==> design/flow/design.v <==
module Adder(
	input [31:0] in1,
	input [31:0] in2, 
	output [31:0] out);
	assign out = in1+in2;
endmodule 
module And(
	input a,
	input b,
	output c);
	assign c = a&b;
endmodule 
module BranchPC (
	input [31:0] pcPlus4,
	input [31:0] imm,
	output reg [31:0] branchPc);
	always @(pcPlus4 or imm) begin
		branchPc = pcPlus4 + (imm<<2);
	end
endmodule
module JumpPC(
	input [31:0] nextPc,
	input [31:0] inst,
	output reg [31:0] jumpPc);
	always @(nextPc or inst) begin
		jumpPc[1:0] = 2'b00;
		jumpPc[27:2] = inst[25:0];
		jumpPc[31:28] = nextPc[31:28];
	end 
endmodule 
module Mux5 (
	input [4:0] in1,
	input [4:0] in2, 
	input sel,
	output reg [4:0] out);
	always @(in1 or in2 or sel) begin
		if(sel == 0) begin out = in1; end
		else begin out = in2; end
	end
endmodule 
module Mux32 (
	input [31:0] in1,
	input [31:0] in2, 
	input sel,
	output reg [31:0] out);
	always @(in1 or in2 or sel) begin
		if(sel == 0) begin out = in1; end
		else begin out = in2; end
	end
endmodule 
module SignExtend16(
	input [15:0] in,
	output reg [31:0] out);
	always @(in) begin
		out[15:0] = in;
		out[31:16] = {16{in[15]}};
	end
endmodule
module ALU_Control(
	input [5:0] opcode,
	input [5:0] funct,
	output reg[5:0] CONTROL_ALU_BITS);
	always @(opcode or funct) begin
		case(opcode)
			6'b000000:  
				begin CONTROL_ALU_BITS = funct; end
			6'b001000:  
				begin CONTROL_ALU_BITS = 6'b100000; end
			6'b001001:  
				begin CONTROL_ALU_BITS = 6'b100001; end
			6'b001100:  
				begin CONTROL_ALU_BITS = 6'b100100; end
			6'b001101:  
				begin CONTROL_ALU_BITS = 6'b100101; end
			6'b001010:  
				begin CONTROL_ALU_BITS = 6'b101010; end
			6'b001011:  
				begin CONTROL_ALU_BITS = 6'b101011; end
			6'b001110:  
				begin CONTROL_ALU_BITS = 6'b100110; end
			6'b100000, 6'b100011, 6'b101000, 6'b101011:  
				begin CONTROL_ALU_BITS = 6'b100001; end
			6'b001111:  
				begin CONTROL_ALU_BITS = 6'b111000; end
			6'b000100:  
				begin CONTROL_ALU_BITS = 6'b110000; end
			6'b000101:  
				begin CONTROL_ALU_BITS = 6'b110001; end
			6'b000111:  
				begin CONTROL_ALU_BITS = 6'b110010; end
			6'b000110:  
				begin CONTROL_ALU_BITS = 6'b110011; end
			6'b000001:  
				begin CONTROL_ALU_BITS = funct; end
			default: CONTROL_ALU_BITS = 6'b111111;
		endcase
	end
endmodule
module ALU (
	input signed [31:0] in1,
	input signed [31:0] in2,
	input [5:0] CONTROL_ALU_BITS,
	output reg[31:0] out, 
	output reg zero);
	reg [31:0] unsigned_in1;
	reg [31:0] unsigned_in2;
	always @(in1 or in2 or CONTROL_ALU_BITS) begin
		unsigned_in1 = in1;
		unsigned_in2 = in2;
		out = 32'd0; zero = 1'b0;
		case(CONTROL_ALU_BITS) 
			6'b100000:    
				begin out = in1 + in2; zero = 1'b0; end
			6'b100001:    
				begin out = in1 + in2; zero = 1'b0; end 
			6'b100100:    
				begin out = in1 & in2; zero = 1'b0; end
			6'b100101:    
				begin out = in1 | in2; zero = 1'b0; end
			6'b100110:    
				begin out = in1 ^ in2; zero = 1'b0; end
			6'b100010:    
				begin out = in1 - in2; zero = 1'b0; end
			6'b100011:    
				begin out = in1 - in2; zero = 1'b0; end
			6'b000000, 6'b000100:    
				begin out = unsigned_in1 << unsigned_in2; zero = 1'b0; end
			6'b000011:    
				begin out = unsigned_in1 >> unsigned_in2; zero = 1'b0; end
			6'b000010:    
				begin out = unsigned_in1 >> unsigned_in2; zero = 1'b0; end
			6'b000110:    
				begin out = unsigned_in1 >> unsigned_in2; zero = 1'b0; end
			6'b101010:   
				begin if (in1<in2) begin out = 32'd1; end else begin out = 32'd0; end zero=1'b0; end
			6'b101011:    
				begin 
					if (unsigned_in1<unsigned_in2) begin out = 32'd1; end else begin out = 32'd0; end zero=1'b0; end
			6'b001000:  
				begin out = in1; zero=1'b0; end
			6'b111000:  
				begin out = {in2[15:0], 16'd0}; zero=1'b0; end
			6'b110000:  
				begin out = 32'd0; zero = in1 == in2; end
			6'b110001:  
				begin out = 32'd0; zero = in1 != in2; end
			6'b110010:  
				begin out = 32'd0; zero = in1 > 0; end
			6'b110011:  
				begin out = 32'd0; zero = in1 <= 0; end
			6'b110100:  
				begin out = 32'd0; zero = in1 >= 0; end
			6'b110101:  
				begin out = 32'd0; zero = in1 < 0; end
			default: begin out = 32'd0; zero = 1'b0; end
		endcase
	end
endmodule 
module RegisterFile(
	input Clk,
	input Rst,
	input [4:0] readReg1,
	input [4:0] readReg2,
	input [4:0] writeReg,
	input [31:0] writeData,
	input CONTROL_REG_WRITE,
	output reg[31:0] readData1,
	output reg[31:0] readData2);
	reg [31:0] memory[7:0];
	integer i;
	always @(posedge Clk) begin
		if (Rst) begin
			for (i = 0; i < 8; i = i + 1) memory[i] <= (i == 1) ? 32'h00000001 : 32'h00000000;
		end else if (CONTROL_REG_WRITE == 1) begin
			memory[writeReg[2:0]] <= writeData;
		end
	end
	always @(*) begin
		readData1 = memory[readReg1[2:0]];
		readData2 = memory[readReg2[2:0]];
	end
endmodule 
module Core
(
  input Clk,
  input Rst,
  input [31:0] instruction,
  input [31:0] regData1,
  input [31:0] regData2,
  input [31:0] ramOutput,
  output reg CONTROL_REG_WRITE,
  output reg CONTROL_MEM_READ,
  output reg CONTROL_MEM_WRITE,
  output reg CONTROL_BRANCH,
  output reg [4:0] readReg1,
  output reg [4:0] readReg2,
  output [4:0] writeReg,
  output [31:0] aluOutput,
  output [31:0] writeRegData,
  output reg [31:0] PC
);
	reg CONTROL_REG_DST, CONTROL_ALU_SRC, CONTROL_MEM_TO_REG;
	reg CONTROL_JUMP, CONTROL_JUMP_REGISTER, CONTROL_LINK;
	wire CONTROL_BRANCH_SELECT;
	wire [5:0] CONTROL_ALU_BITS;
	reg [5:0] funct;
	wire [31:0] aluInput1;
	wire [31:0] aluInput2;
	wire aluZero;
	wire [31:0] pcPlus4;
	wire [31:0] jumpPc;
	wire [31:0] branchPc;
	wire [31:0] afterBranchPc;
	wire [31:0] nextPc;
	wire [31:0] afterJumpPc;
	reg [5:0]opcode;reg [4:0]s;reg [4:0]t;reg [4:0]d;reg [15:0]immediate;reg [4:0] shift;
	wire [31:0] signExtendedImmediate;
	Mux5 writeRegMux(t, d, CONTROL_REG_DST, writeReg);
	Mux32 alu1Mux(regData1, 32'd0, 1'b0, aluInput1);
	Mux32 alu2Mux(regData2, signExtendedImmediate, CONTROL_ALU_SRC, aluInput2);
	SignExtend16 immSignExtend(immediate, signExtendedImmediate);
	ALU_Control aluControl(opcode, funct, CONTROL_ALU_BITS);
	ALU alu(aluInput1, aluInput2, CONTROL_ALU_BITS, aluOutput, aluZero);
	wire [31:0] tempPc = PC;
	wire [31:0] tempIns = instruction;
	Adder pcAdder(tempPc, 32'h00000004, pcPlus4);
	JumpPC gettingJumpPc(pcPlus4, tempIns, jumpPc);
	BranchPC gettingBranchPc(pcPlus4, signExtendedImmediate, branchPc);
	And branchAnd(aluZero, CONTROL_BRANCH, CONTROL_BRANCH_SELECT);
	Mux32 branchSelectPC(pcPlus4, branchPc, CONTROL_BRANCH_SELECT, afterBranchPc);
	Mux32 jumpSelectPC(afterBranchPc, jumpPc, CONTROL_JUMP, afterJumpPc);
	Mux32 jumpRegisterSelectPC(afterJumpPc, aluOutput, CONTROL_JUMP_REGISTER, nextPc);
	wire[31:0] afterMemOutput;
	Mux32 writeRegDataMux(aluOutput, ramOutput, CONTROL_MEM_TO_REG, afterMemOutput);
	Mux32 writeLinkPCMux(afterMemOutput, pcPlus4, CONTROL_LINK, writeRegData);
	always @(posedge Clk) begin
		if (Rst) PC <= 32'h00000000;
		else PC <= nextPc;
	end
	always @(*) begin
		opcode = instruction[31:26];
		s = instruction[25:21];
		readReg1 = instruction[25:21];
		readReg2 = instruction[20:16];
		t = instruction[20:16];
		d = instruction[15:11];
		immediate = instruction[15:0];
		shift = instruction[10:6];
		funct = instruction[5:0];
		CONTROL_REG_DST = 0;
		CONTROL_ALU_SRC = 0;
		CONTROL_REG_WRITE = 0;
		CONTROL_MEM_TO_REG = 0;
		CONTROL_MEM_READ = 0;
		CONTROL_MEM_WRITE = 0;
		CONTROL_BRANCH = 0;
		CONTROL_JUMP = 0;
		CONTROL_LINK = 0;
		CONTROL_JUMP_REGISTER = 0;
		case(opcode)
			6'b000000:  begin      
				CONTROL_REG_DST = 1;
				if(funct == 6'b001000) begin CONTROL_JUMP_REGISTER = 1'b1; CONTROL_REG_WRITE = 1'b0; end
				else begin CONTROL_JUMP_REGISTER = 1'b0; CONTROL_REG_WRITE = 1'b1; end
				end
			6'b001000, 6'b001001, 6'b001100, 6'b001101, 6'b001010, 6'b001011, 6'b001110:  begin      
				CONTROL_ALU_SRC = 1;
				CONTROL_REG_WRITE = 1;
				end
			6'b100000, 6'b100011: begin   
				CONTROL_ALU_SRC = 1;
				CONTROL_REG_WRITE = 1;
				CONTROL_MEM_TO_REG = 1;
				CONTROL_MEM_READ = 1;
				end
			6'b101000, 6'b101011: begin   
				CONTROL_ALU_SRC = 1;
				CONTROL_MEM_WRITE = 1;
				end
			6'b001111: begin   
				CONTROL_ALU_SRC = 1;
				CONTROL_REG_WRITE = 1;
				end
			6'b000010: begin   
				CONTROL_JUMP = 1;
				end
			6'b000011: begin  
				d = 5'h1f;
				CONTROL_REG_DST = 1;
				CONTROL_REG_WRITE = 1;
				CONTROL_JUMP = 1;
				CONTROL_LINK = 1;
				end
			6'b000100, 6'b000111, 6'b000110, 6'b000101: begin  
				CONTROL_BRANCH = 1;
				end
			6'b000001: begin  
				funct = 6'b111111;
				if (t==5'b00000) begin CONTROL_BRANCH = 1; funct=6'b110100; end
				if (t==5'b10000) begin CONTROL_BRANCH = 1; CONTROL_LINK = 1; CONTROL_REG_WRITE = 1; CONTROL_REG_DST = 1; d = 5'h1f; funct=6'b110100; end
				if (t==5'b00001) begin CONTROL_BRANCH = 1; funct=6'b110101; end
				if (t==5'b10001) begin CONTROL_BRANCH = 1; CONTROL_LINK = 1; CONTROL_REG_WRITE = 1; CONTROL_REG_DST = 1; d = 5'h1f; funct=6'b110101; end
				end
			default: ;
		endcase
	end
endmodule
module mips_cpu (
  input         clk,
  input         rst,
  output [31:0] imem_addr,
  input  [31:0] imem_rdata,
  output [31:0] dmem_addr,
  output [31:0] dmem_wdata,
  output        dmem_we,
  output        dmem_re,
  input  [31:0] dmem_rdata,
  output        reg_we,
  output [4:0]  reg_waddr,
  output [31:0] reg_wdata
);
  wire [4:0] readReg1, readReg2;
  wire [31:0] regData1, regData2;
  wire branch;
  RegisterFile register(clk, rst, readReg1, readReg2, reg_waddr, reg_wdata, reg_we, regData1, regData2);
  Core core(clk, rst, imem_rdata, regData1, regData2, dmem_rdata, reg_we, dmem_re, dmem_we,
    branch, readReg1, readReg2, reg_waddr, dmem_addr, reg_wdata, imem_addr);
  assign dmem_wdata = regData2;
endmodule
==> design/flow/run.sh <==
#!/bin/bash
# the make line also repeats each setting of config.mk as NAME=value (left out here)
make -C /OpenROAD-flow-scripts/flow DESIGN_CONFIG=/design/flow/config.mk WORK_HOME=/design/flow/orfs CLKGATE_MAP_FILE= finish
==> design/flow/config.mk <==
export PLATFORM = sky130hd
export DESIGN_NAME = mips_cpu
export DESIGN_NICKNAME = mips_cpu
export VERILOG_FILES = /design/flow/design.v
export SDC_FILE = /design/flow/constraint.sdc
export NUM_CORES = 4
export LEC_CHECK = 0
export ABC_AREA = 1
export CAP_MARGIN = 20
export CORE_MARGIN = 2
export CORE_UTILIZATION = 72
export CTS_CLUSTER_DIAMETER = 190
export CTS_CLUSTER_SIZE = 98
export PLACE_DENSITY = 0.42
export SLEW_MARGIN = 20
export TNS_END_PERCENT = 20
==> design/flow/constraint.sdc <==
create_clock -name core_clock -period 6.58 [get_ports {clk}]
set_input_delay 1.3160 -clock core_clock [delete_from_list [all_inputs] [get_ports {clk}]]
set_output_delay 1.3160 -clock core_clock [all_outputs]
set_load 0.01 [all_outputs]
==> flow_summary_export.csv, run 1 <==
group,metric,value,unit
synth,netlist_top_cells_area,"edfxtp_1, nand2_1, a21oi_1, nand3_1, ha_1",
placement,dpl_cell_area,36000,µm²
floorplan,fp-utilization,73.2,%
floorplan,rows,72,
clock_tree,clockBufferDepth,3,
synth,ys_top_cells_by_count,"nand2_1, a21oi_1, inv_1",
placement,dpl.cell_count,5657,
global_route,grt_usage,104,%
synth,edf_count,256,
clock_tree,postCtsHoldBufs,0,
synth,ys_sh_mux,0,%
synth,syn_inst,4434,
synth,syn_nets,4637,
synth,yosysMostFrequentCell,"nand2_1",
synth,top_cell_area_share,27.1,%
clock_tree,root_buffer,"clkbuf_16",
status,stop_error,"[ERROR GRT-0116] Global routing finished with congestion. Check the congestion regions in the DRC Viewer.",
floorplan,coreArea,38800,µm²
floorplan,ios,202,
clock_tree,cts_max_level,1,
synth,ys.flop_type,"edfxtp_1",
synth,synth_seq_share,29.3,%
synth,yosysCellCount,4434,
synth,synth-adder-area-share,6.11,%
floorplan,die_y,203,µm
synth,ys_sh_simple,33.3,%
synth,netlist_logic_family_top,"simple AND/OR/NAND/NOR gates",
clock_tree,numClockSinks,288,
synth,xor_area_share,2.00,%
placement,place_ws,-1170,ps
synth,synth-seq-cells,288,
synth,syn-cell-area,28400,µm²
synth,synthArstFlopShare,0,%
synth,ys_area,28400,µm²
placement,port_buffers,201,
synth,synth_warnings,9,
status,status,"did not finish",
synth,aoi_share,19.7,%
synth,avgSynthCellArea,6.41,µm²
placement,dp_hpwl,110000,µm
global_route,grt_overflow,3124,
clock_tree,numCtsBuffers,7,
synth,synth_area_leader_cell,"edfxtp_1",
synth,ys_types,61,
status,stop_stage,"global routing",
floorplan,die_w,203,µm
floorplan,dieArea,41100,µm²
placement,gp_congestion,1.27,
metal layers:
| metal | overflow | track usage (%) |
|---|---|---|
| met1 | 135 | 93.6 |
| met3 | 159 | 91.2 |
| met4 | 784 | 114 |
| met2 | 2028 | 124 |
| met5 | 18 | 81.9 |
metrics by stage:
stage / hold slack, ps / TNS (ps)
after detailed placement: 530 / -54480
after floorplan: 499 / -21.9
after global placement: 510 / -36750
after CTS: 554 / -796
timing repair:
item,4_1_cts
gates cloned,5
setup endpoints to repair,64
pin swaps,74
buffers inserted,51
resized,427
==> inputs of run 2 (changes only) <==
- CAP_MARGIN: 20 -> 5
- CELL_PAD_IN_SITES_DETAIL_PLACEMENT: default -> 2
- CELL_PAD_IN_SITES_GLOBAL_PLACEMENT: default -> 0
- CORE_ASPECT_RATIO: default -> 1.35
- CORE_MARGIN: 2 -> 5
- CORE_UTILIZATION: 72 -> 37
- CTS_CLUSTER_DIAMETER: 190 -> 296
- CTS_CLUSTER_SIZE: 98 -> default
- GPL_ROUTABILITY_DRIVEN: default -> 1
- GPL_TIMING_DRIVEN: default -> 0
- HOLD_SLACK_MARGIN: default -> 0.07
- MAX_ROUTING_LAYER: default -> met5
- MIN_ROUTING_LAYER: default -> met1
- PLACE_DENSITY: 0.42 -> 0.79
- SLEW_MARGIN: 20 -> 5
- TNS_END_PERCENT: 20 -> 60
- clock period: 6.58 -> 14.6 ns (I/O delays scaled with it)
==> run 2 against run 1 <==
Synthesized cell count unchanged; synthesized area unchanged; die area grew 100%; the run again fails in global routing.
==> flow_summary_export.csv, run 2 <==
group,metric,value,unit
global_route,grt_usage,62.6,%
placement,place_ws,-317,ps
clock_tree,root_buffer,"clkbuf_16",
synth,syn_inst,4434,
floorplan,fp-utilization,37.1,%
synth,synth-seq-cells,288,
placement,port_buffers,199,
synth,avgSynthCellArea,6.41,µm²
status,stop_stage,"global routing",
clock_tree,postCtsHoldBufs,0,
synth,synth-adder-area-share,6.11,%
floorplan,dieArea,82500,µm²
floorplan,die_w,248,µm
synth,ys_top_cells_by_count,"nand2_1, a21oi_1, inv_1",
synth,synth_seq_share,29.3,%
synth,yosysCellCount,4434,
status,status,"did not finish",
synth,top_cell_area_share,27.1,%
synth,yosysMostFrequentCell,"nand2_1",
clock_tree,numClockSinks,288,
clock_tree,cts_max_level,1,
synth,syn_nets,4637,
synth,synth_warnings,9,
synth,netlist_top_cells_area,"edfxtp_1, nand2_1, a21oi_1, nand3_1, ha_1",
placement,dp_hpwl,183000,µm
synth,ys_sh_mux,0,%
synth,edf_count,256,
floorplan,rows,118,
synth,aoi_share,19.7,%
synth,syn-cell-area,28400,µm²
status,stop_error,"[ERROR GRT-0232] Routing congestion too high. Check the congestion heatmap in the GUI.",
clock_tree,numCtsBuffers,31,
synth,synth_area_leader_cell,"edfxtp_1",
global_route,grt_overflow,5,
placement,gp_congestion,1.10,
synth,ys_sh_simple,33.3,%
synth,ys_types,61,
floorplan,die_y,332,µm
clock_tree,clockBufferDepth,3,
synth,ys_area,28400,µm²
synth,synthArstFlopShare,0,%
floorplan,ios,202,
synth,ys.flop_type,"edfxtp_1",
floorplan,coreArea,76500,µm²
synth,netlist_logic_family_top,"simple AND/OR/NAND/NOR gates",
synth,xor_area_share,2.00,%
run 2: repair_timing:
item	CTS
setup buffers	0
setup endpoints to repair	15
resized	15
endpoints found under the hold margin	0
run 2: per-layer routing:
metal / overflow / global-route usage [%]
met4: 2 / 67.7
met2: 3 / 84.7
met1: 0 / 61.7
met5: 0 / 14.1
met3: 0 / 37.7
run 2: through the flow:
step | hold slack, ps | instances | TNS, ps | area [µm²]
2_1_floorplan | 499 | 4434 | 0 | 28400
3_3_place_gp | 555 | 5653 | -356 | 31700
3_5_place_dp | 586 | 5661 | -785 | 31900
4_1_cts | 602 | 5717 | 0 | 33000
==> inputs of run 3 (changes only) <==
- ABC_AREA: 1 -> 0
- CAP_MARGIN: 5 -> 20
- CELL_PAD_IN_SITES_DETAIL_PLACEMENT: 2 -> default
- CELL_PAD_IN_SITES_GLOBAL_PLACEMENT: 0 -> default
- CORE_ASPECT_RATIO: 1.35 -> 1.45
- CORE_MARGIN: 5 -> 2
- CORE_UTILIZATION: 37 -> 40
- CTS_CLUSTER_DIAMETER: 296 -> 195
- GPL_ROUTABILITY_DRIVEN: 1 -> 0
- HOLD_SLACK_MARGIN: 0.07 -> default
- MAX_ROUTING_LAYER: met5 -> met4
- MIN_ROUTING_LAYER: met1 -> met2
- PLACE_DENSITY: 0.79 -> 0.77
- SETUP_SLACK_MARGIN: default -> 1.69
- SLEW_MARGIN: 5 -> 25
- TNS_END_PERCENT: 60 -> 25
- clock period: 14.6 -> 10.5 ns (I/O delays scaled with it)
==> run 3 against run 2 <==
The flow again stops in global routing; die area is 10% lower; synthesized cell count is 27% lower; synthesized area rose by 0.92%.
==> flow_summary_export.csv, run 3 <==
group,metric,value,unit
synth,netlist_logic_family_top,"AND-OR/OR-AND gates",
synth,ys_sh_simple,19.0,%
placement,port_buffers,195,
floorplan,die_y,326,µm
synth,synth_seq_share,29.1,%
clock_tree,cts_max_level,1,
clock_tree,root_buffer,"clkbuf_16",
synth,synth_area_leader_cell,"edfxtp_1",
synth,top_cell_area_share,26.8,%
global_route,grt_usage,90.8,%
floorplan,rows,118,
synth,synth_warnings,9,
synth,syn-cell-area,28700,µm²
placement,place_ws,-1920,ps
synth,ys_area,28700,µm²
synth,xor_area_share,2.02,%
floorplan,ios,202,
synth,yosysCellCount,3253,
floorplan,die_w,226,µm
synth,netlist_top_cells_area,"edfxtp_1, mux4_2, ha_1, nor2_1, a21oi_1",
synth,synth-adder-area-share,6.06,%
synth,ys_top_cells_by_count,"nor2_1, edfxtp_1, nand2_1",
synth,ys_sh_mux,14.4,%
synth,yosysMostFrequentCell,"nor2_1",
placement,dp_hpwl,122000,µm
synth,aoi_share,24.0,%
synth,edf_count,256,
status,stop_error,"[ERROR GRT-0116] Global routing finished with congestion. Check the congestion regions in the DRC Viewer.",
clock_tree,numCtsBuffers,25,
synth,ys.flop_type,"edfxtp_1",
global_route,grt_overflow,3057,
clock_tree,numClockSinks,288,
synth,synth-seq-cells,288,
floorplan,fp-utilization,40.3,%
floorplan,coreArea,71200,µm²
synth,syn_inst,3253,
floorplan,dieArea,73900,µm²
status,status,"did not finish",
clock_tree,clockBufferDepth,3,
status,stop_stage,"global routing",
synth,syn_nets,3456,
synth,ys_types,106,
synth,synthArstFlopShare,0,%
placement,dpl.cell_count,4412,
synth,avgSynthCellArea,8.81,µm²
[run 3: stage by stage]
stage	area [µm²]	TNS [ps]	hold slack, ps	util, %
after floorplan	28800	0	493	-
after global placement	31900	-64830	565	44.9
after detailed placement	32100	-62550	561	45.1
after CTS	36900	0	572	51.8
[run 3: repair_timing]
item,4_1_cts
setup buffers,195
hold buffers,0
resized,726
pin swaps,108
hold endpoints to repair,0
setup endpoints to repair,239
[run 3: routing by layer]
layer / GRT overflow / global-route usage [%]
met1: - / -
met2: 866 / 89.0
met3: 1733 / 101
met4: 458 / 78.2
met5: - / -
==> inputs of run 4 (changes only) <==
- ABC_AREA: 0 -> 1
- CORE_ASPECT_RATIO: 1.45 -> default
- CORE_UTILIZATION: 40 -> 72
- CTS_CLUSTER_DIAMETER: 195 -> 190
- CTS_CLUSTER_SIZE: default -> 98
- GPL_ROUTABILITY_DRIVEN: 0 -> default
- GPL_TIMING_DRIVEN: 0 -> default
- MAX_ROUTING_LAYER: met4 -> default
- MIN_ROUTING_LAYER: met2 -> default
- PLACE_DENSITY: 0.77 -> 0.42
- SETUP_SLACK_MARGIN: 1.69 -> default
- SLEW_MARGIN: 25 -> 20
- TNS_END_PERCENT: 25 -> 20
- clock period: 10.5 -> 6.55 ns (I/O delays scaled with it)
==> run 4 against run 3 <==
The flow stops in clock tree synthesis; die area fell by 44%; synthesized cell count rose by 36%; synthesized area fell by 0.91%.
==> flow_summary_export.csv, run 4 <==
group,metric,value,unit
placement,port_buffers,201,
synth,yosysMostFrequentCell,"nand2_1",
floorplan,die_w,203,µm
synth,netlist_logic_family_top,"simple AND/OR/NAND/NOR gates",
status,status,"did not finish",
synth,synth_warnings,9,
synth,syn_inst,4434,
synth,synthArstFlopShare,0,%
synth,yosysCellCount,4434,
synth,netlist_top_cells_area,"edfxtp_1, nand2_1, a21oi_1, nand3_1, ha_1",
synth,avgSynthCellArea,6.41,µm²
synth,synth-adder-area-share,6.11,%
synth,ys.flop_type,"edfxtp_1",
floorplan,die_y,203,µm
synth,syn_nets,4637,
synth,synth_area_leader_cell,"edfxtp_1",
floorplan,ios,202,
synth,ys_sh_simple,33.3,%
floorplan,dieArea,41100,µm²
synth,edf_count,256,
synth,syn-cell-area,28400,µm²
synth,xor_area_share,2.00,%
floorplan,coreArea,38800,µm²
floorplan,fp-utilization,73.2,%
synth,ys_area,28400,µm²
synth,ys_types,61,
status,stop_error,"[ERROR DPL-0033] detailed placement checks failed during check placement.",
synth,synth_seq_share,29.3,%
placement,dp_hpwl,111000,µm
synth,ys_top_cells_by_count,"nand2_1, a21oi_1, inv_1",
synth,synth-seq-cells,288,
floorplan,rows,72,
synth,aoi_share,19.7,%
status,stop_stage,"clock tree synthesis",
synth,ys_sh_mux,0,%
placement,dpl_cell_area,36100,µm²
synth,top_cell_area_share,27.1,%
placement,gp_congestion,1.28,
-- run 4: per-stage QoR --
| stage | util (%) | cells | worst slack, ps |
|---|---|---|---|
| 3_5_place_dp | 93.0 | 5663 | -1310 |
| 3_3_place_gp | 93.0 | 5663 | -732 |
| 2_1_floorplan | - | 4434 | -35.4 |
==> inputs of run 5 (changes only) <==
- ABC_AREA: 1 -> default
- CELL_PAD_IN_SITES_DETAIL_PLACEMENT: default -> 0
- CELL_PAD_IN_SITES_GLOBAL_PLACEMENT: default -> 0
- CTS_CLUSTER_DIAMETER: 190 -> 30
- CTS_CLUSTER_SIZE: 98 -> default
- GPL_ROUTABILITY_DRIVEN: default -> 1
- PLACE_DENSITY: 0.42 -> default
- PLACE_DENSITY_LB_ADDON: default -> 0.19
- SETUP_SLACK_MARGIN: default -> 1.64
- TNS_END_PERCENT: 20 -> default
- clock period: 6.55 -> 11.5 ns (I/O delays scaled with it)
==> run 5 against run 4 <==
The flow stops in global routing; die area up 0.90%; synthesized area up 0.92%; synthesized cell count down 27%.
==> flow_summary_export.csv, run 5 <==
group,metric,value,unit
synth,yosysCellCount,3253,
floorplan,die_w,204,µm
synth,synth_area_leader_cell,"edfxtp_1",
synth,syn_nets,3456,
global_route,grt_overflow,271,
synth,yosysMostFrequentCell,"nor2_1",
synth,edf_count,256,
placement,gp_congestion,1.37,
synth,xor_area_share,2.02,%
synth,synth-seq-cells,288,
floorplan,rows,73,
synth,avgSynthCellArea,8.81,µm²
synth,netlist_top_cells_area,"edfxtp_1, mux4_2, ha_1, nor2_1, a21oi_1",
synth,ys.flop_type,"edfxtp_1",
synth,synth_warnings,9,
floorplan,coreArea,39500,µm²
floorplan,ios,202,
placement,dp_hpwl,101000,µm
clock_tree,numCtsBuffers,43,
status,stop_error,"[ERROR GRT-0116] Global routing finished with congestion. Check the congestion regions in the DRC Viewer.",
status,stop_stage,"global routing",
clock_tree,numClockSinks,288,
floorplan,dieArea,41400,µm²
clock_tree,clockBufferDepth,3,
global_route,grt_usage,87.6,%
synth,top_cell_area_share,26.8,%
placement,dpl.cell_count,3864,
synth,synth_seq_share,29.1,%
synth,synthArstFlopShare,0,%
synth,aoi_share,24.0,%
floorplan,die_y,204,µm
placement,port_buffers,201,
synth,netlist_logic_family_top,"AND-OR/OR-AND gates",
synth,syn_inst,3253,
synth,ys_types,106,
synth,syn-cell-area,28700,µm²
synth,ys_sh_mux,14.4,%
floorplan,fp-utilization,72.5,%
synth,synth-adder-area-share,6.06,%
clock_tree,root_buffer,"clkbuf_16",
clock_tree,cts_max_level,2,
synth,ys_sh_simple,19.0,%
synth,ys_top_cells_by_count,"nor2_1, edfxtp_1, nand2_1",
status,status,"did not finish",
clock_tree,postCtsHoldBufs,0,
synth,ys_area,28700,µm²
[run 5: stage by stage]
step                      cell area, µm²  util [%]  setup slack [ps]
after floorplan                    28700         -              1690
after global placement             31300      79.2               594
after detailed placement           31300      79.2               488
after CTS                          33600      85.0              1570
[run 5: per-layer routing]
metal | GRT usage (%) | GRT overflow
met1 | 87.0 | 30
met5 | 66.2 | 5
met2 | 95.1 | 100
met4 | 86.9 | 95
met3 | 82.0 | 41
[run 5: timing repair]
item,CTS
setup buffers,35
pin swaps,24
endpoints found under the setup margin,54
endpoints found under the hold margin,0
resized,125
==> inputs of run 6 (changes only) <==
- CELL_PAD_IN_SITES_DETAIL_PLACEMENT: 0 -> default
- CELL_PAD_IN_SITES_GLOBAL_PLACEMENT: 0 -> default
- CTS_CLUSTER_DIAMETER: 30 -> default
- CTS_CLUSTER_SIZE: default -> 22
- GPL_ROUTABILITY_DRIVEN: 1 -> default
- PLACE_DENSITY: default -> 0.67
- PLACE_DENSITY_LB_ADDON: 0.19 -> default
- SETUP_SLACK_MARGIN: 1.64 -> -0.64
- clock period: 11.5 -> 8.24 ns (I/O delays scaled with it)
==> run 6 against run 5 <==
The flow again stops in global routing; synthesized area did not move; die area unchanged; synthesized cell count unchanged.
==> flow_summary_export.csv, run 6 <==
group,metric,value,unit
synth,xor_area_share,2.02,%
synth,aoi_share,24.0,%
synth,netlist_top_cells_area,"edfxtp_1, mux4_2, ha_1, nor2_1, a21oi_1",
status,stop_stage,"global routing",
placement,dpl.cell_count,4362,
synth,edf_count,256,
floorplan,coreArea,39500,µm²
clock_tree,clockBufferDepth,3,
placement,place_ws,-729,ps
floorplan,die_w,204,µm
synth,ys_types,106,
synth,ys_top_cells_by_count,"nor2_1, edfxtp_1, nand2_1",
clock_tree,postCtsHoldBufs,0,
floorplan,ios,202,
synth,ys.flop_type,"edfxtp_1",
global_route,grt_overflow,2128,
synth,synth_warnings,9,
clock_tree,post_cts_resized,10,
synth,synth_area_leader_cell,"edfxtp_1",
clock_tree,numClockSinks,288,
synth,avgSynthCellArea,8.81,µm²
synth,ys_sh_simple,19.0,%
floorplan,die_y,204,µm
synth,ys_area,28700,µm²
synth,yosysMostFrequentCell,"nor2_1",
synth,yosysCellCount,3253,
synth,synth-seq-cells,288,
synth,syn-cell-area,28700,µm²
placement,dp_hpwl,121000,µm
synth,ys_sh_mux,14.4,%
clock_tree,cts_max_level,1,
placement,port_buffers,201,
synth,synth-adder-area-share,6.06,%
clock_tree,post_cts_buffers,0,
clock_tree,numCtsBuffers,26,
floorplan,fp-utilization,72.5,%
synth,syn_inst,3253,
floorplan,dieArea,41400,µm²
synth,synth_seq_share,29.1,%
status,stop_error,"[ERROR GRT-0116] Global routing finished with congestion. Check the congestion regions in the DRC Viewer.",
synth,syn_nets,3456,
synth,netlist_logic_family_top,"AND-OR/OR-AND gates",
global_route,grt_usage,99.8,%
synth,top_cell_area_share,26.8,%
synth,synthArstFlopShare,0,%
status,status,"did not finish",
placement,gp_congestion,1.37,
clock_tree,root_buffer,"clkbuf_16",
floorplan,rows,73,
run 6: through the flow:
step,cell area (µm²),hold WS (ps)
CTS,36100,569
detailed placement,35300,554
global placement,35300,536
floorplan,28700,493
run 6: per-layer routing:
metal	GRT overflow	GRT usage (%)
met1	169	93.6
met2	1173	112
met3	183	90.6
met4	571	107
met5	32	83.2
==> inputs of run 7 (changes only) <==
- CORE_UTILIZATION: 72 -> 54
- CTS_CLUSTER_SIZE: 22 -> default
- HOLD_SLACK_MARGIN: default -> -0.09
- PLACE_DENSITY: 0.67 -> 0.6
- SETUP_SLACK_MARGIN: -0.64 -> default
- TNS_END_PERCENT: default -> 5
- clock period: 8.24 -> 5.81 ns (I/O delays scaled with it)
==> run 7 against run 6 <==
The flow again stops in global routing; synthesized cell count is the same; synthesized area unchanged; die area grew 33%.
==> flow_summary_export.csv, run 7 <==
group,metric,value,unit
status,status,"did not finish",
status,stop_stage,"global routing",
status,stop_error,"[ERROR GRT-0116] Global routing finished with congestion. Check the congestion regions in the DRC Viewer.",
synth,synthArstFlopShare,0,%
synth,top_cell_area_share,26.8,%
synth,netlist_top_cells_area,"edfxtp_1, mux4_2, ha_1, nor2_1, a21oi_1",
synth,syn_inst,3253,
synth,ys.flop_type,"edfxtp_1",
synth,yosysMostFrequentCell,"nor2_1",
placement,gp_congestion,1.27,
floorplan,rows,84,
synth,ys_sh_mux,14.4,%
clock_tree,numCtsBuffers,25,
placement,place_ws,-2230,ps
placement,dp_hpwl,135000,µm
synth,ys_types,106,
synth,edf_count,256,
placement,port_buffers,201,
synth,aoi_share,24.0,%
floorplan,die_w,234,µm
floorplan,fp-utilization,54.5,%
synth,ys_top_cells_by_count,"nor2_1, edfxtp_1, nand2_1",
synth,ys_area,28700,µm²
floorplan,coreArea,52600,µm²
synth,netlist_logic_family_top,"AND-OR/OR-AND gates",
clock_tree,postCtsHoldBufs,0,
clock_tree,numClockSinks,288,
synth,ys_sh_simple,19.0,%
floorplan,ios,202,
synth,synth-seq-cells,288,
floorplan,dieArea,54900,µm²
synth,synth-adder-area-share,6.06,%
synth,avgSynthCellArea,8.81,µm²
floorplan,die_y,234,µm
clock_tree,root_buffer,"clkbuf_16",
clock_tree,clockBufferDepth,3,
global_route,grt_usage,75.3,%
synth,syn_nets,3456,
synth,synth_warnings,9,
synth,syn-cell-area,28700,µm²
clock_tree,cts_max_level,1,
synth,synth_area_leader_cell,"edfxtp_1",
synth,yosysCellCount,3253,
synth,xor_area_share,2.02,%
placement,dpl.cell_count,4964,
synth,synth_seq_share,29.1,%
global_route,grt_overflow,23,
run 7: layer usage:
layer	GRT usage (%)	GRT overflow
met5	31.0	0
met4	74.8	13
met3	61.3	0
met2	90.9	10
met1	75.3	0
run 7: timing repair:
action	in CTS
setup endpoints to repair	229
gates resized	539
gates cloned	7
buffers inserted	81
pin swaps	111
run 7: metrics by stage:
| stage | total power, mW | cell area, µm² | setup TNS, ps |
|---|---|---|---|
| after CTS | 9.17 | 42500 | -47250 |
| after detailed placement | 7.10 | 39300 | -276500 |
| after global placement | 7.03 | 39300 | -256300 |
| after floorplan | 4.46 | 29100 | -24260 |
==> inputs of run 8 (changes only) <==
- CORE_UTILIZATION: 54 -> 57
- CTS_CLUSTER_SIZE: default -> 24
- GPL_ROUTABILITY_DRIVEN: default -> 1
- HOLD_SLACK_MARGIN: -0.09 -> default
- PLACE_DENSITY: 0.6 -> default
- PLACE_DENSITY_LB_ADDON: default -> 0.05
- SETUP_SLACK_MARGIN: default -> 0.72
- TNS_END_PERCENT: 5 -> default
- clock period: 5.81 -> 8.3 ns (I/O delays scaled with it)
==> run 8 against run 7 <==
The flow again stops in global routing; synthesized area unchanged; die area down 5.2%; synthesized cell count unchanged.
==> flow_summary_export.csv, run 8 <==
group,metric,value,unit
synth,avgSynthCellArea,8.81,µm²
global_route,grt_usage,84.6,%
synth,ys_types,106,
placement,dp_hpwl,129000,µm
floorplan,coreArea,49900,µm²
synth,synth_seq_share,29.1,%
clock_tree,clockBufferDepth,3,
synth,netlist_top_cells_area,"edfxtp_1, mux4_2, ha_1, nor2_1, a21oi_1",
floorplan,die_y,228,µm
floorplan,dieArea,52100,µm²
global_route,grt_overflow,500,
synth,synthArstFlopShare,0,%
clock_tree,cts_max_level,1,
synth,syn_nets,3456,
status,stop_error,"[ERROR GRT-0116] Global routing finished with congestion. Check the congestion regions in the DRC Viewer.",
floorplan,fp-utilization,57.5,%
synth,netlist_logic_family_top,"AND-OR/OR-AND gates",
synth,ys_top_cells_by_count,"nor2_1, edfxtp_1, nand2_1",
floorplan,die_w,228,µm
synth,synth_warnings,9,
synth,synth_area_leader_cell,"edfxtp_1",
status,stop_stage,"global routing",
placement,port_buffers,201,
placement,gp_congestion,1.28,
synth,synth-seq-cells,288,
clock_tree,numClockSinks,288,
clock_tree,numCtsBuffers,27,
floorplan,ios,202,
synth,ys.flop_type,"edfxtp_1",
synth,top_cell_area_share,26.8,%
synth,aoi_share,24.0,%
synth,yosysCellCount,3253,
clock_tree,postCtsHoldBufs,0,
status,status,"did not finish",
synth,xor_area_share,2.02,%
synth,yosysMostFrequentCell,"nor2_1",
synth,syn-cell-area,28700,µm²
synth,ys_area,28700,µm²
placement,place_ws,-445,ps
synth,synth-adder-area-share,6.06,%
clock_tree,root_buffer,"clkbuf_16",
synth,ys_sh_simple,19.0,%
synth,edf_count,256,
synth,syn_inst,3253,
synth,ys_sh_mux,14.4,%
floorplan,rows,82,
-- run 8: per-layer routing --
layer | overflow | GRT usage (%)
met3 | 28 | 74.4
met4 | 162 | 85.8
met2 | 301 | 97.4
met5 | 1 | 49.8
met1 | 8 | 83.0
-- run 8: metrics by stage --
step                      instances  instance area [µm²]  util, %  hold slack [ps]  total power, mW
after floorplan                3253                29100        -              493             3.12
after detailed placement       4630                36700     73.6              577             4.74
after global placement         4630                36700     73.6              548             4.68
after CTS                      4761                39700     79.5              591             6.22
-- run 8: timing repair --
item,4_1_cts
setup endpoints to repair,64
gates cloned,7
pin swaps,93
gates resized,411
endpoints found under the hold margin,0
setup buffers,76
==> inputs of run 9 (changes only) <==
- CORE_UTILIZATION: 57 -> 40
- CTS_CLUSTER_SIZE: 24 -> default
- GPL_ROUTABILITY_DRIVEN: 1 -> default
- PLACE_DENSITY: default -> 0.6
- PLACE_DENSITY_LB_ADDON: 0.05 -> default
- SETUP_SLACK_MARGIN: 0.72 -> 1.76
- clock period: 8.3 -> 10.5 ns (I/O delays scaled with it)
==> run 9 against run 8 <==
Now clean on timing, DRC and antenna; synthesized area unchanged; die area rose by 42%; synthesized cell count is the same.
==> flow_summary_export.csv, run 9 <==
group,metric,value,unit
status,status,"timing/DRC/antenna clean",
detailed_routing,routed_wl,173000,µm
worst_hold_path,whs_path_depth,2,
final_timing,fmax,112,MHz
clock_tree,cts_tree,"yes",
placement,dpl.cell_count,4446,
synth,synth-seq-cells,288,
synth,ys_top_cells_by_count,"nor2_1, edfxtp_1, nand2_1",
synth,ys_sh_mux,14.4,%
final_timing,rsz0062_at_grt,"yes",
critical_path,r2r_start,"core.PC[4]$_SDFF_PP0_",
global_route,grt_overflow,0,
power_and_ir_drop,p_total,5.05,mW
critical_path,critPathMostFrequentCell,"buf_4",
floorplan,die_w,272,µm
synth,synth_seq_share,29.1,%
floorplan,fp-utilization,40.2,%
clock_tree,clockBufferDepth,3,
power_and_ir_drop,power_frac_comb,50.2,%
placement,port_buffers,201,
global_route,met1_usage,58.0,%
critical_path,crit_family,"buffers and inverters",
global_route,grt_usage,45.1,%
critical_path,crit_cells,26,
final_timing,setup_violations,0,
power_and_ir_drop,p_seq,1.32,mW
synth,netlist_top_cells_area,"edfxtp_1, mux4_2, ha_1, nor2_1, a21oi_1",
critical_path,rrSetupSlack,5050,ps
final_timing,holdWs,526,ps
power_and_ir_drop,vdd_drop_max,0.000147,V
synth,aoi_share,24.0,%
global_route,met3_usage,14.4,%
global_route,antenna_found_initial,6,
finish,fin_area,37600,µm²
floorplan,die_y,272,µm
power_and_ir_drop,clockPowerShare,23.7,%
clock_tree,path_clk_slew,60,ps
worst_hold_path,hp-start,"core.PC[1]$_SDFFE_PP0P_",
critical_path,slowest_delay,550,ps
synth,ys_types,106,
global_route,grt_pass1_vias,30400,
finish,fin_cells,4650,
finish,syn2layout_area_growth,31.3,%
power_and_ir_drop,maxPowerGroup,"combinational logic",
synth,yosysMostFrequentCell,"nor2_1",
worst_hold_path,min_to,"core.PC[1]$_SDFFE_PP0P_",
detailed_routing,avgViaCountPerCell,7.07,
global_route,busiest_layer,"met2",
floorplan,coreArea,71200,µm²
synth,ys_sh_simple,19.0,%
detailed_routing,wl_per_cell,37.1,µm
synth,yosysCellCount,3253,
final_timing,period_used_share,85.3,%
synth,syn-cell-area,28700,µm²
power_and_ir_drop,p_per_area,134,nW/µm²
detailed_routing,drtIter0Drc,5705,
power_and_ir_drop,leakage,14.5,nW
power_and_ir_drop,seqPwrFrac,26.1,%
clock_tree,cts_max_level,2,
detailed_routing,via_count,32900,
placement,gp_congestion,1.13,
power_and_ir_drop,p_int,2.90,mW
final_timing,min_period,8950,ps
placement,dpl_cell_area,33300,µm²
final_timing,relSlewSlack,23.0,%
synth,top_cell_area_share,26.8,%
final_timing,clock_skew,58.4,ps
critical_path,cp.arrival,6850,ps
global_route,grt_pass1_wl,238000,µm
critical_path,end_kind,"output pin",
power_and_ir_drop,clock_power,1.20,mW
critical_path,worst-path-buf-inv,17,
final_timing,fin_tns_setup,0,ps
synth,edf_count,256,
synth,synth-adder-area-share,6.06,%
critical_path,reg2regPathDepth,17,
critical_path,start_kind,"input pin",
power_and_ir_drop,powerComb,2.53,mW
worst_hold_path,min_path_type,"register to register",
critical_path,r2r_end,"core.PC[30]$_SDFF_PP0_",
clock_tree,numCtsBuffers,34,
job,warnings,101,
final_timing,setup_ws,1550,ps
critical_path,crit_type,"input pin to output pin",
synth,synth_area_leader_cell,"edfxtp_1",
floorplan,rows,98,
power_and_ir_drop,power_switching,2.15,mW
detailed_routing,ant_nets,0,
synth,ys.flop_type,"edfxtp_1",
critical_path,worstSetupStartpoint,"imem_rdata[16]",
synth,ys_area,28700,µm²
synth,synthArstFlopShare,0,%
power_and_ir_drop,p_sw_share,42.5,%
placement,place_ws,68.0,ps
critical_path,endpoint,"reg_wdata[6]",
detailed_routing,drc,0,
floorplan,ios,202,
job,drv_cap,0,
synth,syn_inst,3253,
clock_tree,root_buffer,"clkbuf_16",
finish,fin_nets,3877,
finish,final_util,52.8,%
global_route,grt_max_degree,65,
detailed_routing,dr.pass1.iters,13,
synth,xor_area_share,2.02,%
critical_path,cp_data_required_time,8400,ps
synth,syn_nets,3456,
critical_path,crit_fanout,9,
clock_tree,insertion_delay,600,ps
synth,synth_warnings,9,
global_route,met2_usage,63.7,%
synth,avgSynthCellArea,8.81,µm²
synth,netlist_logic_family_top,"AND-OR/OR-AND gates",
final_timing,slew_viol_final,0,
final_timing,tightest_slew,1150,ps
final_timing,finalHoldViolCount,0,
floorplan,dieArea,73800,µm²
critical_path,cp_slowest_cell,"clkdlybuf4s50_1",
placement,dp_hpwl,126000,µm
clock_tree,numClockSinks,288,
-- run 9: final cells by class --
type / count / area (µm²)
fill: 6626 / 33600
multi-input combinational: 2593 / 20700
sequential: 288 / 8330
timing repair buffer: 639 / 5890
tap: 950 / 1190
clock buffer: 43 / 916
inverter: 118 / 465
clock inverter: 17 / 159
antenna: 2 / 5.00
-- run 9: layer usage --
| metal | vias to the layer above | part of all wire, % |
|---|---|---|
| met5 | - | 0.0064 |
| met4 | 2 | 9.2 |
| met3 | 689 | 14 |
| met2 | 2917 | 40 |
| met1 | 15900 | 37 |
| li1 | 13400 | - |
-- run 9: what timing repair did --
action / 4_1_cts / 5_1_grt
setup endpoints to repair: 64 / 53
resized: 401 / 126
buffers inserted: 102 / 29
pin swaps: 85 / 67
hold buffers: 0 / 0
cloned: 8 / 1
==> inputs of run 10 (changes only) <==
- CORE_UTILIZATION: 40 -> 68
- PLACE_DENSITY: 0.6 -> default
- SETUP_SLACK_MARGIN: 1.76 -> 1.19
- clock period: 10.5 -> 9.19 ns (I/O delays scaled with it)
==> run 10 against run 9 <==
The flow now stops in global routing; synthesized cell count did not move; synthesized area did not move; die area fell by 41%.
==> flow_summary_export.csv, run 10 <==
group,metric,value,unit
synth,syn_nets,3456,
synth,syn-cell-area,28700,µm²
synth,edf_count,256,
synth,synth-seq-cells,288,
clock_tree,cts_max_level,1,
placement,dp_hpwl,108000,µm
synth,synth_warnings,9,
synth,yosysCellCount,3253,
floorplan,ios,202,
clock_tree,numCtsBuffers,27,
floorplan,rows,75,
synth,aoi_share,24.0,%
synth,netlist_logic_family_top,"AND-OR/OR-AND gates",
synth,synth_area_leader_cell,"edfxtp_1",
synth,avgSynthCellArea,8.81,µm²
synth,synth_seq_share,29.1,%
synth,ys_top_cells_by_count,"nor2_1, edfxtp_1, nand2_1",
synth,top_cell_area_share,26.8,%
synth,ys_area,28700,µm²
synth,ys.flop_type,"edfxtp_1",
clock_tree,numClockSinks,288,
synth,syn_inst,3253,
clock_tree,root_buffer,"clkbuf_16",
synth,ys_sh_mux,14.4,%
synth,synth-adder-area-share,6.06,%
status,stop_error,"[ERROR GRT-0116] Global routing finished with congestion. Check the congestion regions in the DRC Viewer.",
synth,yosysMostFrequentCell,"nor2_1",
synth,ys_sh_simple,19.0,%
floorplan,coreArea,41800,µm²
placement,gp_congestion,1.32,
status,status,"did not finish",
synth,ys_types,106,
floorplan,dieArea,43800,µm²
placement,port_buffers,201,
floorplan,die_w,209,µm
clock_tree,postCtsHoldBufs,0,
global_route,grt_usage,81.9,%
status,stop_stage,"global routing",
floorplan,die_y,209,µm
global_route,grt_overflow,155,
synth,synthArstFlopShare,0,%
clock_tree,clockBufferDepth,3,
synth,xor_area_share,2.02,%
synth,netlist_top_cells_area,"edfxtp_1, mux4_2, ha_1, nor2_1, a21oi_1",
floorplan,fp-utilization,68.6,%
==> run 10: metrics by stage <==
step | worst slack, ps | area, µm² | std cells
CTS | 1120 | 36200 | 4202
detailed placement | -54.2 | 33200 | 4078
global placement | -2.57 | 33200 | 4078
floorplan | 1040 | 29000 | 3253
==> run 10: layer usage <==
| metal | track usage, % | GRT overflow |
|---|---|---|
| met1 | 81.2 | 1 |
| met2 | 95.2 | 96 |
| met3 | 70.5 | 4 |
| met4 | 81.7 | 54 |
| met5 | 44.8 | 0 |
==> run 10: what timing repair did <==
action / in CTS
buffers inserted: 65
gates resized: 406
pin swaps: 97
endpoints found under the setup margin: 64
cloned: 9
==> inputs of run 11 (changes only) <==
- CORE_UTILIZATION: 68 -> 40
- PLACE_DENSITY: default -> 0.6
- SETUP_SLACK_MARGIN: 1.19 -> default
- clock period: 9.19 -> 17.0 ns (I/O delays scaled with it)
==> run 11 against run 10 <==
Now clean on timing, DRC and antenna; die area is 68% higher; synthesized area did not move; synthesized cell count is the same.
==> flow_summary_export.csv, run 11 <==
group,metric,value,unit
status,status,"timing/DRC/antenna clean",
synth,aoi_share,24.0,%
final_timing,period_used_share,87.0,%
final_timing,slew_viol_final,0,
clock_tree,postCtsHoldBufs,0,
critical_path,cp_data_required_time,13600,ps
critical_path,cp_slowest_cell,"clkdlybuf4s50_1",
synth,avgSynthCellArea,8.81,µm²
synth,synth-adder-area-share,6.06,%
synth,netlist_logic_family_top,"AND-OR/OR-AND gates",
floorplan,die_y,272,µm
final_timing,holdWs,572,ps
critical_path,cp.arrival,11400,ps
power_and_ir_drop,maxPowerGroup,"combinational logic",
detailed_routing,wl_per_cell,37.8,µm
clock_tree,numClockSinks,288,
synth,netlist_top_cells_area,"edfxtp_1, mux4_2, ha_1, nor2_1, a21oi_1",
critical_path,crit_cells,21,
global_route,grt_pass1_wl,226000,µm
clock_tree,root_buffer,"clkbuf_16",
detailed_routing,drc,0,
synth,syn_inst,3253,
synth,top_cell_area_share,26.8,%
synth,synth_area_leader_cell,"edfxtp_1",
worst_hold_path,whs_path_depth,2,
power_and_ir_drop,p_per_area,85.7,nW/µm²
finish,seq_area,8330,µm²
worst_hold_path,min_path_type,"register to register",
synth,yosysMostFrequentCell,"nor2_1",
power_and_ir_drop,p_total,2.81,mW
final_timing,setup_violations,0,
critical_path,worstSetupStartpoint,"imem_rdata[26]",
power_and_ir_drop,clockPowerShare,25.7,%
critical_path,crit_family,"buffers and inverters",
power_and_ir_drop,leakage,12.1,nW
power_and_ir_drop,powerComb,1.27,mW
power_and_ir_drop,clock_power,723,µW
detailed_routing,dr.pass1.iters,9,
clock_tree,post_cts_buffers,0,
critical_path,r2r_end,"register.memory[7][27]$_SDFFCE_PN0P_",
final_timing,clock_skew,22.2,ps
synth,yosysCellCount,3253,
power_and_ir_drop,p_sw_share,43.2,%
clock_tree,cts_tree,"yes",
critical_path,crit_type,"input pin to output pin",
detailed_routing,drtIter0Drc,5441,
detailed_routing,avgViaCountPerCell,7.21,
critical_path,worst-path-buf-inv,6,
finish,fin_cells,4323,
synth,ys_top_cells_by_count,"nor2_1, edfxtp_1, nand2_1",
synth,synth_warnings,9,
synth,syn_nets,3456,
detailed_routing,via_count,31200,
global_route,grt_usage,42.7,%
finish,final_util,46.0,%
critical_path,rrSetupSlack,10480,ps
floorplan,ios,202,
synth,synth_seq_share,29.1,%
floorplan,dieArea,73800,µm²
global_route,antenna_found_initial,6,
synth,synthArstFlopShare,0,%
critical_path,start_kind,"input pin",
final_timing,min_period,14800,ps
critical_path,reg2regPathDepth,16,
finish,fin_nets,3547,
detailed_routing,ant_nets,0,
placement,dpl_cell_area,31700,µm²
finish,logic_area,18900,µm²
placement,gp_congestion,1.09,
synth,ys_area,28700,µm²
job,drv_cap,0,
critical_path,crit_fanout,24,
critical_path,end_kind,"output pin",
worst_hold_path,min_to,"core.PC[1]$_SDFFE_PP0P_",
clock_tree,cts_max_level,2,
floorplan,die_w,272,µm
placement,dp_hpwl,120000,µm
final_timing,finalHoldViolCount,0,
global_route,grt_max_degree,71,
finish,fin_area,32700,µm²
synth,xor_area_share,2.02,%
global_route,grt_pass1_vias,28600,
critical_path,endpoint,"reg_wdata[24]",
critical_path,r2r_start,"register.memory[7][5]$_SDFFCE_PN0P_",
power_and_ir_drop,vdd_drop_max,0.0000828,V
synth,ys_types,106,
floorplan,coreArea,71200,µm²
global_route,grt_overflow,0,
critical_path,path_cells,"clkdlybuf4s50_1 -> nand2b_1 -> a41o_2 -> nor3b_2 -> nor2_1 -> buf_4 -> inv_1 -> ha_1 -> inv_1 -> a221oi_1 -> or4_1 -> nand3b_1 -> a2111oi_0 -> buf_4 -> o211ai_1 -> a41oi_1 -> mux2i_1 -> o311ai_1 -> mux2i_2 -> nand2_1 -> clkdlybuf4s50_1",
final_timing,fmax,67.6,MHz
detailed_routing,routed_wl,163000,µm
synth,ys.flop_type,"edfxtp_1",
worst_hold_path,hp-start,"core.PC[1]$_SDFFE_PP0P_",
power_and_ir_drop,power_switching,1.21,mW
synth,syn-cell-area,28700,µm²
synth,edf_count,256,
clock_tree,path_clk_slew,60,ps
power_and_ir_drop,p_int,1.60,mW
final_timing,fin_tns_setup,0,ps
clock_tree,insertion_delay,570,ps
power_and_ir_drop,seqPwrFrac,29.0,%
final_timing,rsz0062_at_grt,"no",
critical_path,slowest_delay,1070,ps
final_timing,setup_ws,2200,ps
finish,syn2layout_area_growth,14.2,%
clock_tree,post_cts_resized,0,
placement,dpl.cell_count,4258,
power_and_ir_drop,power_frac_comb,45.3,%
floorplan,rows,98,
finish,fillers,7011,
placement,port_buffers,201,
final_timing,relSlewSlack,15.7,%
clock_tree,clockBufferDepth,3,
synth,synth-seq-cells,288,
floorplan,fp-utilization,40.2,%
final_timing,tightest_slew,1250,ps
clock_tree,numCtsBuffers,34,
placement,place_ws,2640,ps
power_and_ir_drop,p_seq,814,µW
job,warnings,98,
synth,ys_sh_simple,19.0,%
synth,ys_sh_mux,14.4,%
==> run 11: routing by layer <==
layer	up-vias	GRT usage (%)	share of wire (%)
met5	-	0	0.041
met4	8	28.1	8.4
met3	636	14.2	14
met2	2652	61.2	41
met1	15200	54.8	37
li1	12700	-	-
==> run 11: layout make-up <==
type / count / area share, %
clock buffers: 42 / 2.69
clock inverters: 18 / 0.577
multi-input cells: 2592 / 57.6
repair buffers: 310 / 8.64
well taps: 950 / 3.63
diodes: 5 / 0.0382
flip-flops and latches: 288 / 25.4
inverters: 118 / 1.35
==> inputs of run 12 (changes only) <==
- CORE_UTILIZATION: 40 -> 21
- clock period: 17.0 -> 11.4 ns (I/O delays scaled with it)
==> run 12 against run 11 <==
Still clean; cell count is 23% higher; synthesized area stayed put; worst hold slack better by 140 ps; setup slack got worse by 2100 ps; sequential power up about 50%; sequential share of layout area fell by 1.7 points; global-route usage shrank 18 points; highest routed layer unchanged.
==> flow_summary_export.csv, run 12 <==
group,metric,value,unit
status,status,"timing/DRC/antenna clean",
finish,fin_area,35100,µm²
placement,port_buffers,201,
power_and_ir_drop,clockPowerShare,25.5,%
critical_path,endpoint,"reg_wdata[23]",
clock_tree,numCtsBuffers,31,
global_route,grt_pass1_wl,248000,µm
synth,ys.flop_type,"edfxtp_1",
detailed_routing,drtIter0Drc,6115,
power_and_ir_drop,p_int,2.54,mW
power_and_ir_drop,maxPowerGroup,"combinational logic",
synth,netlist_top_cells_area,"edfxtp_1, mux4_2, ha_1, nor2_1, a21oi_1",
final_timing,clock_skew,24.1,ps
critical_path,cp.arrival,9020,ps
power_and_ir_drop,leakage,13.0,nW
synth,ys_types,106,
critical_path,cp_data_required_time,9120,ps
critical_path,crit_fanout,11,
synth,synthArstFlopShare,0,%
finish,fillers,14600,
clock_tree,clockBufferDepth,3,
synth,synth_seq_share,29.1,%
final_timing,rsz0062_at_grt,"no",
critical_path,critPathMostFrequentCell,"buf_4",
detailed_routing,ant_nets,0,
clock_tree,cts_tree,"yes",
critical_path,r2r_end,"register.memory[7][23]$_SDFFCE_PN0P_",
synth,xor_area_share,2.02,%
synth,synth-seq-cells,288,
final_timing,slew_viol_final,0,
global_route,grt_pass1_vias,29600,
power_and_ir_drop,clock_power,1.12,mW
critical_path,worst-path-buf-inv,6,
global_route,antenna_found_initial,18,
detailed_routing,avgViaCountPerCell,6.04,
power_and_ir_drop,p_sw_share,42.5,%
synth,avgSynthCellArea,8.81,µm²
final_timing,fin_tns_setup,0,ps
floorplan,coreArea,135000,µm²
clock_tree,insertion_delay,600,ps
detailed_routing,routed_wl,182000,µm
synth,synth_warnings,9,
critical_path,cp_slowest_cell,"o21ai_0",
synth,ys_top_cells_by_count,"nor2_1, edfxtp_1, nand2_1",
power_and_ir_drop,p_total,4.41,mW
floorplan,rows,135,
power_and_ir_drop,powerComb,2.07,mW
synth,synth-adder-area-share,6.06,%
floorplan,die_w,373,µm
power_and_ir_drop,seqPwrFrac,27.6,%
job,drv_cap,0,
synth,ys_sh_mux,14.4,%
placement,dpl_cell_area,34000,µm²
power_and_ir_drop,p_seq,1.22,mW
synth,ys_area,28700,µm²
clock_tree,numClockSinks,288,
final_timing,tightest_slew,1200,ps
placement,gp_congestion,1.07,
final_timing,fmax,88.5,MHz
clock_tree,cts_max_level,1,
critical_path,reg2regPathDepth,17,
synth,top_cell_area_share,26.8,%
final_timing,setup_violations,0,
power_and_ir_drop,p_per_area,125,nW/µm²
worst_hold_path,min_to,"core.PC[1]$_SDFFE_PP0P_",
power_and_ir_drop,vdd_drop_max,0.000121,V
final_timing,min_period,11300,ps
critical_path,end_kind,"output pin",
critical_path,crit_family,"AND-OR/OR-AND gates",
final_timing,relSlewSlack,19.3,%
final_timing,period_used_share,99.1,%
power_and_ir_drop,power_frac_comb,46.9,%
critical_path,start_kind,"input pin",
synth,syn_nets,3456,
floorplan,die_y,373,µm
clock_tree,path_clk_slew,70,ps
power_and_ir_drop,power_switching,1.87,mW
clock_tree,root_buffer,"clkbuf_16",
synth,syn_inst,3253,
worst_hold_path,min_path_type,"register to register",
detailed_routing,drc,0,
synth,synth_area_leader_cell,"edfxtp_1",
synth,yosysMostFrequentCell,"nor2_1",
critical_path,rrSetupSlack,5380,ps
synth,yosysCellCount,3253,
detailed_routing,via_count,32200,
synth,aoi_share,24.0,%
critical_path,r2r_start,"register.memory[7][4]$_SDFFCE_PN0P_",
detailed_routing,dr.pass1.iters,8,
global_route,grt_usage,24.9,%
floorplan,dieArea,139000,µm²
floorplan,fp-utilization,21.2,%
detailed_routing,wl_per_cell,34.2,µm
clock_tree,post_cts_buffers,0,
global_route,grt_overflow,0,
final_timing,finalHoldViolCount,0,
global_route,grt_max_degree,64,
critical_path,slowest_delay,870,ps
critical_path,crit_type,"input pin to output pin",
finish,syn2layout_area_growth,22.5,%
floorplan,ios,202,
synth,netlist_logic_family_top,"AND-OR/OR-AND gates",
worst_hold_path,whs_path_depth,2,
worst_hold_path,hp-start,"core.PC[1]$_SDFFE_PP0P_",
clock_tree,postCtsHoldBufs,0,
synth,syn-cell-area,28700,µm²
finish,fin_nets,3719,
synth,ys_sh_simple,19.0,%
critical_path,path_cells,"clkdlybuf4s50_1 -> buf_4 -> nor2b_1 -> buf_4 -> a221oi_1 -> o21ai_0 -> ha_1 -> buf_4 -> nor4_1 -> buf_4 -> nand2_1 -> nor3_1 -> nand3_1 -> a21o_1 -> and2_1 -> o41ai_2 -> o211ai_1 -> mux2_2 -> or2_1 -> clkdlybuf4s50_1",
placement,dp_hpwl,142000,µm
job,warnings,98,
synth,edf_count,256,
critical_path,crit_cells,20,
critical_path,worstSetupStartpoint,"imem_rdata[18]",
-- run 12: repair_timing --
item                       4_1_cts  5_1_grt
setup endpoints to repair        0        2
resized                          0        2
hold endpoints to repair         0        0
-- run 12: cell type report --
type	instances	area, µm²	share of cell area (%)
Antenna cell	7	17.5	0.0499
Multi-Input combinational cell	2592	18900	53.7
Clock buffer	38	802	2.28
Clock inverter	18	297	0.845
Timing Repair Buffer	485	4140	11.8
Sequential cell	288	8330	23.7
Tap cell	1781	2230	6.35
Inverter	118	443	1.26
-- run 12: through the flow --
step / utilization (%) / hold slack, ps / std cells / setup slack, ps
2_1_floorplan: - / 493 / 3253 / 1500
3_3_place_gp: 25.1 / 690 / 5262 / 272
3_5_place_dp: 25.1 / 682 / 5263 / 279
4_1_cts: 25.9 / 694 / 5319 / 246
5_1_grt: 25.9 / 729 / 5320 / 49.6
6_report: 25.9 / 713 / 5327 / 104
-- run 12: layer usage --
metal  GRT usage [%]  vias up  share of wire [%]
met2            36.0     2857                 40
li1                -    13000                  -
met1            33.7    15700                 39
met5               0        -              0.019
met4            14.0        6                7.0
met3            6.16      555                 13
==> inputs of run 13 (changes only) <==
- CAP_MARGIN: 20 -> 25
- CORE_ASPECT_RATIO: default -> 0.91
- CORE_UTILIZATION: 21 -> 40
- CTS_CLUSTER_DIAMETER: default -> 381
- GPL_TIMING_DRIVEN: default -> 0
- PLACE_DENSITY: 0.6 -> 0.63
- SETUP_SLACK_MARGIN: default -> 1.2
- clock period: 11.4 -> 10.5 ns (I/O delays scaled with it)
==> run 13 against run 12 <==
Still clean on timing, DRC and antenna; non-clock buffer count is 181 higher; critical path depth is 7 lower; sequential cell count stayed put; combinational power is 33% higher; worst hold slack worse by 61 ps; clock skew is 26 ps higher; sequential power is 8% higher; cell count is 12% lower; critical endpoint is now reg_wdata[9]; highest routed layer unchanged.
==> flow_summary_export.csv, run 13 <==
group,metric,value,unit
synth,edf_count,256,
critical_path,cp_slowest_cell,"clkinv_1",
floorplan,ios,202,
critical_path,r2r_start,"register.memory[7][0]$_SDFFCE_PN0P_",
detailed_routing,drtIter0Drc,6170,
synth,ys_sh_mux,14.4,%
floorplan,coreArea,70900,µm²
job,warnings,100,
detailed_routing,avgViaCountPerCell,7.34,
finish,fin_nets,3898,
critical_path,crit_cells,13,
detailed_routing,wl_per_cell,41.7,µm
synth,top_cell_area_share,26.8,%
global_route,grt_usage,50.8,%
worst_hold_path,whs_path_depth,2,
synth,aoi_share,24.0,%
critical_path,worst-path-buf-inv,3,
clock_tree,root_buffer,"clkbuf_16",
critical_path,cp.arrival,7510,ps
synth,ys_sh_simple,19.0,%
synth,synth_area_leader_cell,"edfxtp_1",
floorplan,dieArea,73800,µm²
final_timing,clock_skew,50.6,ps
critical_path,reg2regPathDepth,20,
power_and_ir_drop,power_switching,2.32,mW
worst_hold_path,hp-start,"core.PC[1]$_SDFFE_PP0P_",
placement,dp_hpwl,148000,µm
power_and_ir_drop,seqPwrFrac,25.6,%
synth,ys_top_cells_by_count,"nor2_1, edfxtp_1, nand2_1",
worst_hold_path,min_to,"core.PC[1]$_SDFFE_PP0P_",
finish,fillers,6550,
clock_tree,numClockSinks,288,
power_and_ir_drop,p_int,2.83,mW
critical_path,end_kind,"output pin",
power_and_ir_drop,maxPowerGroup,"combinational logic",
synth,ys_area,28700,µm²
synth,netlist_top_cells_area,"edfxtp_1, mux4_2, ha_1, nor2_1, a21oi_1",
critical_path,path_cells,"clkbuf_2 -> mux4_2 -> mux2_2 -> clkinv_1 -> o21ai_0 -> a32oi_1 -> mux2i_1 -> a221oi_1 -> a311oi_1 -> a211o_1 -> mux2i_4 -> nand2_1 -> clkdlybuf4s50_1",
final_timing,slew_viol_final,0,
global_route,grt_pass1_vias,31400,
power_and_ir_drop,p_seq,1.32,mW
synth,ys.flop_type,"edfxtp_1",
synth,syn-cell-area,28700,µm²
final_timing,relSlewSlack,14.4,%
synth,synth-adder-area-share,6.06,%
final_timing,fin_tns_setup,0,ps
detailed_routing,ant_nets,0,
final_timing,min_period,9610,ps
critical_path,r2r_end,"core.PC[5]$_SDFF_PP0_",
synth,yosysCellCount,3253,
synth,netlist_logic_family_top,"AND-OR/OR-AND gates",
clock_tree,path_clk_slew,60,ps
critical_path,endpoint,"reg_wdata[9]",
power_and_ir_drop,vdd_drop_max,0.000157,V
detailed_routing,dr.pass1.iters,8,
power_and_ir_drop,clockPowerShare,21.1,%
critical_path,worstSetupStartpoint,"imem_rdata[23]",
synth,yosysMostFrequentCell,"nor2_1",
detailed_routing,via_count,34300,
critical_path,crit_type,"input pin to output pin",
final_timing,rsz0062_at_grt,"yes",
synth,syn_inst,3253,
placement,gp_congestion,1.11,
critical_path,start_kind,"input pin",
final_timing,finalHoldViolCount,0,
power_and_ir_drop,p_sw_share,45.0,%
final_timing,tightest_slew,1270,ps
synth,synth-seq-cells,288,
clock_tree,clockBufferDepth,3,
power_and_ir_drop,power_frac_comb,53.3,%
critical_path,rrSetupSlack,4010,ps
detailed_routing,drc,0,
clock_tree,cts_tree,"yes",
synth,syn_nets,3456,
critical_path,cp_data_required_time,8400,ps
synth,synthArstFlopShare,0,%
power_and_ir_drop,p_per_area,137,nW/µm²
final_timing,holdWs,652,ps
floorplan,die_y,259,µm
power_and_ir_drop,powerComb,2.75,mW
floorplan,fp-utilization,40.5,%
finish,syn2layout_area_growth,31.5,%
clock_tree,cts_max_level,1,
job,drv_cap,0,
synth,avgSynthCellArea,8.81,µm²
floorplan,rows,93,
final_timing,period_used_share,91.6,%
power_and_ir_drop,clock_power,1.09,mW
synth,synth_warnings,9,
final_timing,fmax,104,MHz
synth,xor_area_share,2.02,%
status,status,"timing/DRC/antenna clean",
global_route,antenna_found_initial,19,
placement,port_buffers,195,
critical_path,crit_family,"AND-OR/OR-AND gates",
synth,synth_seq_share,29.1,%
critical_path,slowest_delay,800,ps
global_route,grt_overflow,0,
power_and_ir_drop,leakage,14.3,nW
clock_tree,insertion_delay,610,ps
floorplan,die_w,285,µm
global_route,grt_max_degree,33,
detailed_routing,routed_wl,195000,µm
worst_hold_path,min_path_type,"register to register",
critical_path,crit_fanout,11,
global_route,grt_pass1_wl,262000,µm
final_timing,setup_violations,0,
clock_tree,numCtsBuffers,29,
synth,ys_types,106,
==> run 13: layer usage <==
metal  routed length (µm)  track usage (%)  up-vias
met2                77100             71.0     3413
met3                32400             23.1      813
met5                   49                0        -
li1                     -                -    13400
met4                16300             32.4        8
met1                69400             63.1    16700
==> run 13: area by class of cell <==
| cell class | instances | area (µm²) | share of cell area (%) |
|---|---|---|---|
| multi-input cells | 2592 | 20900 | 55.5 |
| flip-flops and latches | 288 | 8330 | 22.1 |
| repair buffers | 411 | 3820 | 10.1 |
| plain buffers | 255 | 1940 | 5.15 |
| well taps | 950 | 1190 | 3.15 |
| clock buffers | 39 | 803 | 2.13 |
| inverters | 118 | 505 | 1.34 |
| clock inverters | 14 | 170 | 0.451 |
| diodes | 10 | 25.0 | 0.0664 |
==> run 13: what timing repair did <==
item,CTS,global route
hold buffers,0,0
gates resized,624,186
setup buffers,128,63
cloned,0,1
pin swaps,76,63
setup endpoints to repair,300,47
==> run 13: metrics by stage <==
stage	std cells	util (%)	instance area, µm²	setup slack (ps)	total power, mW
2_1_floorplan	3253	-	28700	1300	2.42
3_3_place_gp	4398	44.9	31800	-3380	3.45
3_5_place_dp	4419	45.5	32200	-2920	3.44
4_1_cts	4600	51.5	36500	1030	4.83
5_1_grt	4668	53.2	37700	1090	5.19
6_report	4677	53.2	37700	886	5.16
Power is estimated from default activity; no workload was simulated.
